==> run a: inputs <==
==> flow/design.v <==
`timescale 1 ns / 1 ns
module FM_demodulator
          (
           clk,
           reset,
           clk_enable,
           inp_I,
           inp_Q,
           out_fm
          );
  input   clk;
  input   reset;
  input   clk_enable;
  input   signed [38:0] inp_I;   
  input   signed [38:0] inp_Q;   
  output  [12:0] out_fm;   
  wire enb;
  reg signed [38:0] Delay1_out1;   
  reg signed [38:0] Delay2_out1;   
  reg signed [38:0] Delay4_out1;   
  wire signed [31:0] Sum4_sub_cast;   
  wire signed [31:0] Sum4_sub_cast_1;   
  wire signed [31:0] Sum4_sub_temp;   
  wire signed [29:0] Sum4_out1;   
  wire signed [68:0] Product_mul_temp;   
  wire signed [32:0] Product_out1;   
  reg signed [38:0] Delay3_out1;   
  wire signed [30:0] Sum3_sub_cast;   
  wire signed [30:0] Sum3_sub_cast_1;   
  wire signed [30:0] Sum3_sub_temp;   
  wire signed [28:0] Sum3_out1;   
  wire signed [67:0] Product2_mul_temp;   
  wire signed [32:0] Product2_out1;   
  wire signed [31:0] Sum5_sub_cast;   
  wire signed [31:0] Sum5_sub_cast_1;   
  wire signed [31:0] Sum5_sub_temp;   
  wire [12:0] OUTPUT_rsvd;   
  reg [12:0] OUTPUT_rsvdreg;
  assign enb = clk_enable;
  always @(posedge clk or posedge reset)
    begin : Delay1_process
      if (reset == 1'b1) begin
        Delay1_out1 <= 39'sh0000000000;
      end
      else begin
        if (enb) begin
          Delay1_out1 <= inp_I;
        end
      end
    end
  always @(posedge clk or posedge reset)
    begin : Delay2_process
      if (reset == 1'b1) begin
        Delay2_out1 <= 39'sh0000000000;
      end
      else begin
        if (enb) begin
          Delay2_out1 <= inp_Q;
        end
      end
    end
  always @(posedge clk or posedge reset)
    begin : Delay4_process
      if (reset == 1'b1) begin
        Delay4_out1 <= 39'sh0000000000;
      end
      else begin
        if (enb) begin
          Delay4_out1 <= Delay2_out1;
        end
      end
    end
  assign Sum4_sub_cast = inp_Q[38:7];
  assign Sum4_sub_cast_1 = Delay4_out1[38:7];
  assign Sum4_sub_temp = Sum4_sub_cast - Sum4_sub_cast_1;
  assign Sum4_out1 = Sum4_sub_temp[29:0];
  assign Product_mul_temp = Delay1_out1 * Sum4_out1;
  assign Product_out1 = Product_mul_temp[66:34];
  always @(posedge clk or posedge reset)
    begin : Delay3_process
      if (reset == 1'b1) begin
        Delay3_out1 <= 39'sh0000000000;
      end
      else begin
        if (enb) begin
          Delay3_out1 <= Delay1_out1;
        end
      end
    end
  assign Sum3_sub_cast = inp_I[38:8];
  assign Sum3_sub_cast_1 = Delay3_out1[38:8];
  assign Sum3_sub_temp = Sum3_sub_cast - Sum3_sub_cast_1;
  assign Sum3_out1 = Sum3_sub_temp[28:0];
  assign Product2_mul_temp = Sum3_out1 * Delay2_out1;
  assign Product2_out1 = Product2_mul_temp[65:33];
  assign Sum5_sub_cast = {Product_out1[32], Product_out1[32:2]};
  assign Sum5_sub_cast_1 = {Product2_out1[32], Product2_out1[32:2]};
  assign Sum5_sub_temp = Sum5_sub_cast - Sum5_sub_cast_1;
  assign OUTPUT_rsvd = Sum5_sub_temp[29:17];
always @(posedge clk)
    begin : OUTPUT_rsvdreg_process    
        if (enb) begin
          OUTPUT_rsvdreg <= OUTPUT_rsvd;
       end
    end
  assign out_fm = OUTPUT_rsvdreg;
endmodule   
==> flow/run.sh <==
#!/bin/bash
# the make line also repeats each setting of config.mk as NAME=value (left out here)
make -C /OpenROAD-flow-scripts/flow DESIGN_CONFIG=/design/flow/config.mk WORK_HOME=/design/flow/orfs CLKGATE_MAP_FILE= finish
==> flow/config.mk <==
export PLATFORM = sky130hd
export DESIGN_NAME = FM_demodulator
export DESIGN_NICKNAME = FM_demodulator
export VERILOG_FILES = /design/flow/design.v
export SDC_FILE = /design/flow/constraint.sdc
export NUM_CORES = 4
export LEC_CHECK = 0
export CAP_MARGIN = 20
export CELL_PAD_IN_SITES_DETAIL_PLACEMENT = 0
export CORE_ASPECT_RATIO = 1.11
export CORE_MARGIN = 2
export CORE_UTILIZATION = 72
export CTS_CLUSTER_DIAMETER = 389
export CTS_CLUSTER_SIZE = 34
export GPL_TIMING_DRIVEN = 1
export HOLD_SLACK_MARGIN = 0.27
export MAX_ROUTING_LAYER = met5
export PLACE_DENSITY_LB_ADDON = 0.0
export SETUP_SLACK_MARGIN = -0.82
export SLEW_MARGIN = 25
export TNS_END_PERCENT = 70
==> flow/constraint.sdc <==
create_clock -name core_clock -period 12.2 [get_ports {clk}]
set_input_delay 2.4400 -clock core_clock [delete_from_list [all_inputs] [get_ports {clk}]]
set_output_delay 2.4400 -clock core_clock [all_outputs]
set_load 0.01 [all_outputs]
==> inputs of run b, as changes to run a <==
- CELL_PAD_IN_SITES_DETAIL_PLACEMENT: 0 -> default
- CORE_ASPECT_RATIO: 1.11 -> default
- CORE_UTILIZATION: 72 -> 63
- CTS_CLUSTER_DIAMETER: 389 -> default
- CTS_CLUSTER_SIZE: 34 -> default
- GPL_TIMING_DRIVEN: 1 -> default
- HOLD_SLACK_MARGIN: 0.27 -> default
- MAX_ROUTING_LAYER: met5 -> default
- PLACE_DENSITY_LB_ADDON: 0.0 -> default
- SETUP_SLACK_MARGIN: -0.82 -> default
- SLEW_MARGIN: 25 -> 20
- TNS_END_PERCENT: 70 -> default
==> flow/constraint.sdc (replaced) <==
create_clock -name core_clock -period 24.5 [get_ports {clk}]
set_input_delay 4.9000 -clock core_clock [delete_from_list [all_inputs] [get_ports {clk}]]
set_output_delay 4.9000 -clock core_clock [all_outputs]
set_load 0.01 [all_outputs]
==> inputs of run c, as changes to run a <==
- CELL_PAD_IN_SITES_DETAIL_PLACEMENT: 0 -> default
- CORE_ASPECT_RATIO: 1.11 -> default
- CORE_UTILIZATION: 72 -> 26
- CTS_CLUSTER_DIAMETER: 389 -> default
- CTS_CLUSTER_SIZE: 34 -> default
- GPL_TIMING_DRIVEN: 1 -> default
- HOLD_SLACK_MARGIN: 0.27 -> default
- MAX_ROUTING_LAYER: met5 -> default
- PLACE_DENSITY_LB_ADDON: 0.0 -> default
- SETUP_SLACK_MARGIN: -0.82 -> default
- SLEW_MARGIN: 25 -> 20
- TNS_END_PERCENT: 70 -> default
==> flow/constraint.sdc (replaced) <==
create_clock -name core_clock -period 21.1 [get_ports {clk}]
set_input_delay 4.2200 -clock core_clock [delete_from_list [all_inputs] [get_ports {clk}]]
set_output_delay 4.2200 -clock core_clock [all_outputs]
set_load 0.01 [all_outputs]
==> run summary <==
Results of the run.

The run finished, with violations left. The critical path in the final layout is reported with a setup slack of -2.351 ns. Setup repair after global routing could not meet its margin everywhere. The timing report notes that buffer and inverter cells on the critical path total 10. The register clock-pin slew on the reported worst setup and hold paths is 0.07 ns. The via count of the first global-routing pass is 73,765.

The setup-violating endpoint count in the final report is 13. In the global route stage, met2 resource usage came out at 0.7111. The number of antenna violations at the first check in global routing is 9.

The number of cell instances on the worst register-to-register path is about 57. The count of non-filler cells in the finished layout is around 11,000. The total wirelength of the detailed-routed design is around 240,000 µm. The layout checks failed on setup timing. The effective utilization at floorplan is 0.7239.
The numbers above come from run a.

==> run summary <==
Results of the run.

The run finished with no timing, DRC or antenna violations. The via count of the first global-routing pass is around 67,000. Across all setup checks in the final design, the least slack found is between 4 and 5 ns. The initial utilization of the core area, before any placement, comes to 0.6330. The met2 demand-to-capacity share in global routing is 0.6073.

The total wirelength of the detailed-routed design is approximately 240,000 µm. For this run, the number of standard cells in the final layout without fillers is roughly 11,000.

The setup-violating endpoint count in the final report is 0.
The numbers above come from run b.

==> run summary <==
Results of the run.

The flow ran to the end and the layout has no timing, DRC or antenna violations. The worst register-to-register path has a depth of 55. The via count of the first global-routing pass came to 65,867. The met2 demand-to-capacity share in global routing is 0.2665. Setup repair after global routing left no endpoint under its margin.

Per the post-CTS timing run, clock transition at the registers of the reported paths is approximately 0.09 ns. The number of antenna violations at the first check in global routing is 7.

Together, buffers and inverters on the worst path number 7.
The numbers above come from run c.

